Setup of P:
## iir_variable_filter
module iir_variable_filter
#(
    parameter DATA_IN_WIDTH  = 16,
    parameter DATA_OUT_WIDTH = 32,
    parameter TAP_WIDTH      = 16,
    parameter FF_TAP_COUNT   = 4,
    parameter FB_TAP_COUNT   = 3,
    parameter NUM_LP_FILTERS = 20
)
(
    input  wire                               clk,
    input  wire                               reset_n,
    input  wire        [8:0]                  filter_index,
    input  wire signed [DATA_IN_WIDTH-1:0]    data_in,
    output wire signed [DATA_OUT_WIDTH-1:0]   data_out
);
    wire [FF_TAP_COUNT*TAP_WIDTH-1:0] B_flat;
    wire [FB_TAP_COUNT*TAP_WIDTH-1:0] A_flat;
    coeff_selector #(
        .TAP_WIDTH(TAP_WIDTH),
        .FF_TAP_COUNT(FF_TAP_COUNT),
        .FB_TAP_COUNT(FB_TAP_COUNT),
        .NUM_LP_FILTERS(NUM_LP_FILTERS)
    ) coeff_sel (
        .filter_index(filter_index),
        .B_flat(B_flat),
        .A_flat(A_flat)
    );
    iir_filter #(
        .DATA_IN_WIDTH(DATA_IN_WIDTH),
        .DATA_OUT_WIDTH(DATA_OUT_WIDTH),
        .TAP_WIDTH(TAP_WIDTH),
  ...
clock: 6.81 ns
lec_check: 0
abc_area: 1
cap_margin: 0
core_margin: 2
core_utilization: 72
cts_cluster_diameter: 396
cts_cluster_size: 13
place_density_lb_addon: 0.15
setup_slack_margin: 1.37
slew_margin: 20
run.sh (not shown) runs the stock make flow with config.mk's settings and CLKGATE_MAP_FILE=.
To summarise P: no stage aborted, but the layout did not pass its checks, failing on setup timing.
Input-level comparison between Q and P:
Settings: swapping 0 for 20 in CAP_MARGIN; clearing PLACE_DENSITY_LB_ADDON, which used to be 0.15; swapping 1.37 for -0.9 in SETUP_SLACK_MARGIN; clearing CTS_CLUSTER_SIZE, which used to be 13; clearing CTS_CLUSTER_DIAMETER, which used to be 396; clearing ABC_AREA, which used to be 1; swapping 6.81 for 9.66 in the clock period (ns, I/O delays scaled along).
Notes after the runs:
Compare P and Q | weighted congestion reported at the end of routability-driven placement higher: P. From the logs: Q reached the end of the flow and failed the layout checks with setup timing. Launching instance or port of the critical path = filter_index[1]: Q; launching instance or port of the critical path = filter_index[0]: P. Against P, the final cell area of Q is lower. [compare] base=P new=Q: synthesized netlist net count fell about 5%, die span in x rose 0.31%. Compared with P, Q shows total wire length lower by 16%. What P reported for wire length of the first global-routing pass has to be multiplied by 0.877 to get the figure for Q. The final period utilization in Q was lower than what P gave.
> inputs changed (Q -> R)
Settings: CAP_MARGIN changed from 20 to 10; CTS_CLUSTER_DIAMETER newly set to 356; the clock period (ns, I/O delays scaled along) changed from 9.66 to 9.15.
==> comparison <==
Q -> R: number of placed I/O pins delta 0, exact match
Going from Q to R, last weighted congestion value of the routability-driven placer grows by 2.0%.
R: number of nets at the end of the flow 162 above Q
R against Q: global-route usage now sits higher, aggregate routed wire length increased 2.7%, number of gates resized after CTS went up.
Of R and Q, it is R that has the lower clock buffer count in the final layout.
Final checks on R, whose flow otherwise completed, came back failing, citing setup timing.
[inputs] S vs R
Settings: SETUP_SLACK_MARGIN no longer set, was -0.9; CTS_CLUSTER_DIAMETER no longer set, was 356; the clock period (ns, I/O delays scaled along) now 13.0, was 9.15.
## What came out
- Relative to R, the total met2 wirelength after detailed routing of S is lower by about 3.6%.
- Looking at multi-input logic portion of the cell area across S and R, the one that comes out higher is S.
- As for a clean layout from S and R, there is none.
- Although S finished all stages, its layout failed final checks on setup timing.
- Going from R to S, clock-buffer cell count went up; area taken by flip-flops and latches did not really move; via count went down.
- Compared with R, S shows a lower area of all placed cells without fillers.
--- input diff S..T ---
Settings: CORE_UTILIZATION: 72 -> 40; CAP_MARGIN: 10 -> 20; the clock period (ns, I/O delays scaled along): 13.0 -> 15.0.
Notes after the runs:
Having completed the whole flow, T delivered a layout that passed the timing, DRC and antenna checks. Against S, T reports a global-route usage that is lower. Area added between synthesis and finish for T: 1.4 points down relative to S.

* * *

Setup of build 77:
iir_variable_filter again, from the RTL that the note above started with.
==> flow/design.v (excerpt) <==
module iir_variable_filter
#(
    parameter DATA_IN_WIDTH  = 16,
    parameter DATA_OUT_WIDTH = 32,
    parameter TAP_WIDTH      = 16,
    parameter FF_TAP_COUNT   = 4,
    parameter FB_TAP_COUNT   = 3,
    parameter NUM_LP_FILTERS = 20
)
(
    input  wire                               clk,
    input  wire                               reset_n,
    input  wire        [8:0]                  filter_index,
    input  wire signed [DATA_IN_WIDTH-1:0]    data_in,
    output wire signed [DATA_OUT_WIDTH-1:0]   data_out
);
    wire [FF_TAP_COUNT*TAP_WIDTH-1:0] B_flat;
    wire [FB_TAP_COUNT*TAP_WIDTH-1:0] A_flat;
    coeff_selector #(
        .TAP_WIDTH(TAP_WIDTH),
        .FF_TAP_COUNT(FF_TAP_COUNT),
        .FB_TAP_COUNT(FB_TAP_COUNT),
        .NUM_LP_FILTERS(NUM_LP_FILTERS)
    ) coeff_sel (
        .filter_index(filter_index),
        .B_flat(B_flat),
        .A_flat(A_flat)
    );
    iir_filter #(
        .DATA_IN_WIDTH(DATA_IN_WIDTH),
        .DATA_OUT_WIDTH(DATA_OUT_WIDTH),
  ...
Settings: LEC_CHECK=0, ABC_AREA=1, CAP_MARGIN=5, CORE_ASPECT_RATIO=0.7, CORE_MARGIN=2, CORE_UTILIZATION=72, CTS_CLUSTER_DIAMETER=227, HOLD_SLACK_MARGIN=-0.09, PLACE_DENSITY=0.37, SETUP_SLACK_MARGIN=2.48, SLEW_MARGIN=20; clock period 9.66 ns.
Build 77 finished all stages; however, its layout fails the closing checks, the failures being setup timing.
The inputs of build 59 differ from those of build 77 as listed below.
- CTS_CLUSTER_DIAMETER changed from 227 to 238
- SETUP_SLACK_MARGIN changed from 2.48 to 2.04
- PLACE_DENSITY changed from 0.37 to 0.62
- TNS_END_PERCENT newly set to 5
- CORE_ASPECT_RATIO changed from 0.7 to 0.68
- the clock period (ns, I/O delays scaled along) changed from 9.66 to 8.3
==> comparison <==
Complete run, failing final checks: build 59, reason setup timing. Taking build 77 as the reference, in build 59 relative slew slack increased 2.5 points; total setup buffers inserted after CTS decreased 19; worst hold slack essentially unchanged; portion of the clock cycle consumed by the worst path in the final layout increased 18 points. Lower worst setup slack after placement goes to build 59 over build 77. NOTE: final RePlAce weighted congestion in build 59 falls short of that of build 77. Row detailed route wirelength on metal3: build 59 higher / build 77 lower. As of build 59, logic depth of the worst path, buffers included had risen by a few percent compared to build 77. Sequential cell count came out exactly the same in build 77 and build 59. Diff build 77 and build 59: via count lower in build 77.
[inputs] build 47 vs build 59
- swapping 2.04 for 1.17 in SETUP_SLACK_MARGIN
- swapping 0.68 for 0.67 in CORE_ASPECT_RATIO
- clearing PLACE_DENSITY, which used to be 0.62
- swapping 238 for 227 in CTS_CLUSTER_DIAMETER
- clearing TNS_END_PERCENT, which used to be 5
- swapping 8.3 for 9.66 in the clock period (ns, I/O delays scaled along)
--- outcome ---
- Build 47 against build 59: final standard cell count with taps included and fillers excluded shrank by about 1.7%, first-pass GRT wire length moved down, number of ports placed on the die boundary held steady, total met3 wirelength after detailed routing fell 2.9%, critical path depth went up by 2.
- On synthesis-to-layout area growth: between build 47 and build 59, it ends up higher for build 59.
- Finished, but not clean: build 47, with setup timing.
- Total detailed-routing wirelength improves in build 47 relative to build 59.
- Of build 47 and build 59, build 47 shows the lower vertical die dimension, with build 59 above it.
[inputs] build 92 vs build 47
- SETUP_SLACK_MARGIN now -0.62, was 1.17
- CORE_ASPECT_RATIO now 0.71, was 0.67
- the clock period (ns, I/O delays scaled along) now 8.19, was 9.66
Notes after the runs:
- Run comparison: build 47 capture point of the critical path IIR.y_delay[0][18]$_DFF_PN0_; build 92 capture point of the critical path IIR.y_delay[0][17]$_DFF_PN0_
- From build 47 to build 92 the numbers moved as follows: tightest slew margin relative to the limit now larger; quantity of gates resized following cts now smaller; worst reg2reg path depth now smaller; number of non-filler instances in the completed layout now larger.
- Peak-usage layer in the global routing report: met1 -> build 47, met2 -> build 92
- Nothing crashed in build 92 and all stages finished; the problem is that the final layout failed, the offending checks being setup timing.
- Lower vertical die dimension was reported by build 47, not build 92.

* * *

iir_variable_filter again, from the RTL that the note above started with.
Design iir_variable_filter, start of the top module:
module iir_variable_filter
#(
    parameter DATA_IN_WIDTH  = 16,
    parameter DATA_OUT_WIDTH = 32,
    parameter TAP_WIDTH      = 16,
    parameter FF_TAP_COUNT   = 4,
    parameter FB_TAP_COUNT   = 3,
    parameter NUM_LP_FILTERS = 20
)
(
    input  wire                               clk,
    input  wire                               reset_n,
    input  wire        [8:0]                  filter_index,
    input  wire signed [DATA_IN_WIDTH-1:0]    data_in,
    output wire signed [DATA_OUT_WIDTH-1:0]   data_out
);
    wire [FF_TAP_COUNT*TAP_WIDTH-1:0] B_flat;
    wire [FB_TAP_COUNT*TAP_WIDTH-1:0] A_flat;
    coeff_selector #(
        .TAP_WIDTH(TAP_WIDTH),
        .FF_TAP_COUNT(FF_TAP_COUNT),
        .FB_TAP_COUNT(FB_TAP_COUNT),
        .NUM_LP_FILTERS(NUM_LP_FILTERS)
    ) coeff_sel (
        .filter_index(filter_index),
        .B_flat(B_flat),
        .A_flat(A_flat)
    );
    iir_filter #(
        .DATA_IN_WIDTH(DATA_IN_WIDTH),
        .DATA_OUT_WIDTH(DATA_OUT_WIDTH),
        .TAP_WIDTH(TAP_WIDTH),
        .FF_TAP_COUNT(FF_TAP_COUNT),
        .FB_TAP_COUNT(FB_TAP_COUNT)
    ) IIR (
        .clk(clk),
        .reset_n(reset_n),
        .data_in(data_in),
        .data_out(data_out),
        .B_flat(B_flat),
        .A_flat(A_flat)
    );
endmodule
clock: 8.88 ns
lec_check: 0
abc_area: 1
cap_margin: 20
core_margin: 2
core_utilization: 72
cts_cluster_diameter: 306
gpl_timing_driven: 1
max_routing_layer: met4
min_routing_layer: met1
place_density_lb_addon: 0.0
setup_slack_margin: -0.66
slew_margin: 30
tns_end_percent: 25
The first run completed and failed the layout checks on negative setup slack.
Then changed:
--- a/flow/config.mk
+++ b/flow/config.mk
@@ -8 +7,0 @@
-export ABC_AREA = 1
@@ -12 +10,0 @@
-export CTS_CLUSTER_DIAMETER = 306
==> flow/constraint.sdc (replaced) <==
create_clock -name core_clock -period 12.2 [get_ports {clk}]
set_input_delay 2.4400 -clock core_clock [delete_from_list [all_inputs] [get_ports {clk}]]
set_output_delay 2.4400 -clock core_clock [all_outputs]
set_load 0.01 [all_outputs]
- The new run produced a layout that fails on negative setup slack
- final area went down by 1.9%
- hold slack is better by 0.027 ns
- sequential share of layout area is about the same
- wire length is lower by 13%
- synthesized cell count decreases by 6.8%
- die size rose by 0.62%
- first-iteration DRC count went down by 32%
- non-clock buffer count decreases by 313
- setup slack improves by 1.9 ns
Then changed:
==> flow/config.mk (replaced) <==
export PLATFORM = sky130hd
export DESIGN_NAME = iir_variable_filter
export DESIGN_NICKNAME = iir_variable_filter
export VERILOG_FILES = /design/flow/design.v
export SDC_FILE = /design/flow/constraint.sdc
export NUM_CORES = 4
export LEC_CHECK = 0
export CAP_MARGIN = 20
export CORE_MARGIN = 2
export CORE_UTILIZATION = 68
export SLEW_MARGIN = 20
==> flow/constraint.sdc (replaced) <==
create_clock -name core_clock -period 6.81 [get_ports {clk}]
set_input_delay 1.3620 -clock core_clock [delete_from_list [all_inputs] [get_ports {clk}]]
set_output_delay 1.3620 -clock core_clock [all_outputs]
set_load 0.01 [all_outputs]
- The changed run reached the layout checks and failed them: negative setup slack
- wire length went down by 1.7%
- worst setup slack loses 4.1 ns
- hold slack gets better by 0.15 ns
- final area went up by 3.4%
- sequential share of layout area is lower by 0.14 points
